==> flow/design.v <==
`timescale 1ns / 1ps
module pipelined(
    input  wire              clk,
    input  wire              rst,
    input  wire              in_valid,
    output wire              in_ready,
    input  wire signed [15:0] a,
    input  wire signed [15:0] b,
    input  wire signed [15:0] c,
    input  wire signed [15:0] d,
    input  wire signed [15:0] e,
    output reg               out_valid,
    input  wire              out_ready,
    output reg signed [31:0]  y
);
    wire s3_ready_in;
    wire s2_ready_in;
    wire s1_ready_in;
    assign s3_ready_in = (~out_valid) || (out_valid && out_ready);
    assign s2_ready_in = (~s2_valid)  || (s2_valid  && s3_ready_in);
    assign s1_ready_in = (~s1_valid)  || (s1_valid  && s2_ready_in);
    assign in_ready = s1_ready_in;
    wire in_send = in_valid && in_ready;
    reg signed [31:0] s1_p1;
    reg signed [31:0] s1_p2;
    reg signed [15:0] s1_e;
    reg               s1_valid;
    always @(posedge clk) begin
        if (rst) begin
            s1_valid <= 1'b0;
            s1_p1    <= 32'sd0;
            s1_p2    <= 32'sd0;
            s1_e     <= 16'sd0;
        end else if (s1_ready_in) begin
            s1_valid <= in_send;
            if (in_send) begin
                s1_p1 <= $signed(a) * $signed(b);
                s1_p2 <= $signed(c) * $signed(d);
                s1_e  <= e;
            end
        end
    end
    reg signed [31:0] s2_s;
    reg signed [15:0] s2_e;
    reg               s2_valid;
    always @(posedge clk) begin
        if (rst) begin
            s2_valid <= 1'b0;
            s2_s     <= 32'sd0;
            s2_e     <= 16'sd0;
        end else if (s2_ready_in) begin
            s2_valid <= s1_valid;
            if (s1_valid) begin
                s2_s <= s1_p1 + s1_p2;
                s2_e <= s1_e;
            end
        end
    end
    always @(posedge clk) begin
        if (rst) begin
            out_valid <= 1'b0;
            y         <= 32'sd0;
        end else if (s3_ready_in) begin
            out_valid <= s2_valid;
            if (s2_valid) begin
                y <= s2_s + $signed(s2_e);
            end
        end
    end
endmodule
==> flow/config.mk <==
export PLATFORM = sky130hd
export DESIGN_NAME = pipelined
export DESIGN_NICKNAME = pipelined
export VERILOG_FILES = /design/flow/design.v
export SDC_FILE = /design/flow/constraint.sdc
export NUM_CORES = 4
export LEC_CHECK = 0
export CAP_MARGIN = 20
export CORE_MARGIN = 2
export CORE_UTILIZATION = 72
export CTS_CLUSTER_DIAMETER = 199
export CTS_CLUSTER_SIZE = 45
export PLACE_DENSITY_LB_ADDON = 0.26
export SLEW_MARGIN = 20
export TNS_END_PERCENT = 5
==> flow/constraint.sdc <==
create_clock -name core_clock -period 7.11 [get_ports {clk}]
set_input_delay 1.4220 -clock core_clock [delete_from_list [all_inputs] [get_ports {clk}]]
set_output_delay 1.4220 -clock core_clock [all_outputs]
set_load 0.01 [all_outputs]
run.sh (not shown) runs the stock make flow with config.mk's settings and CLKGATE_MAP_FILE=.
The first run ran to the end with violations: negative setup slack.
Change:
--- a/flow/config.mk
+++ b/flow/config.mk
@@ -9,7 +9,7 @@
 export CORE_MARGIN = 2
 export CORE_UTILIZATION = 72
-export CTS_CLUSTER_DIAMETER = 199
-export CTS_CLUSTER_SIZE = 45
-export PLACE_DENSITY_LB_ADDON = 0.26
+export CTS_CLUSTER_DIAMETER = 174
+export CTS_CLUSTER_SIZE = 95
+export SETUP_SLACK_MARGIN = 2.94
 export SLEW_MARGIN = 20
 export TNS_END_PERCENT = 5
==> flow/constraint.sdc (replaced) <==
create_clock -name core_clock -period 9.96 [get_ports {clk}]
set_input_delay 1.9920 -clock core_clock [delete_from_list [all_inputs] [get_ports {clk}]]
set_output_delay 1.9920 -clock core_clock [all_outputs]
set_load 0.01 [all_outputs]
Outcome: With this change the flow passed the timing, design-rule and antenna checks. Via count shrinks by 5.9%. Register-to-register slack improved by 3.1 ns. Routed wire length came out lower by 8.7%. Non-clock buffer count fell by 241. Global-route usage fell by 2.5 points. First-iteration DRC count drops by 17%.
Change:
--- a/flow/config.mk
+++ b/flow/config.mk
@@ -11,5 +11,3 @@
 export CTS_CLUSTER_DIAMETER = 174
 export CTS_CLUSTER_SIZE = 95
-export SETUP_SLACK_MARGIN = 2.94
 export SLEW_MARGIN = 20
-export TNS_END_PERCENT = 5
Final area shrinks by 1.9%. Wire length went up by 0.52%. Worst hold slack improved by 0.0035 ns. Final cell count came out lower by 0.78%. Utilization is lower by 1.5 points. Setup slack is worse by 1.3 ns.
Change:
--- a/flow/config.mk
+++ b/flow/config.mk
@@ -8,6 +8,4 @@
 export CAP_MARGIN = 20
 export CORE_MARGIN = 2
-export CORE_UTILIZATION = 72
-export CTS_CLUSTER_DIAMETER = 174
-export CTS_CLUSTER_SIZE = 95
+export CORE_UTILIZATION = 27
 export SLEW_MARGIN = 20
==> flow/constraint.sdc (replaced) <==
create_clock -name core_clock -period 7.79 [get_ports {clk}]
set_input_delay 1.5580 -clock core_clock [delete_from_list [all_inputs] [get_ports {clk}]]
set_output_delay 1.5580 -clock core_clock [all_outputs]
set_load 0.01 [all_outputs]
After rerunning:
- The new run produced a clean layout
- global-route usage goes down by 22 points
- setup slack degrades by 0.98 ns
- routed wire length goes up by 3.7%
- die area goes up to 2.6 times its value
- clock-buffer cell count stays the same
- final cell count goes up by 27%
- hold slack degrades by 0.0073 ns
- flip-flop count is unchanged
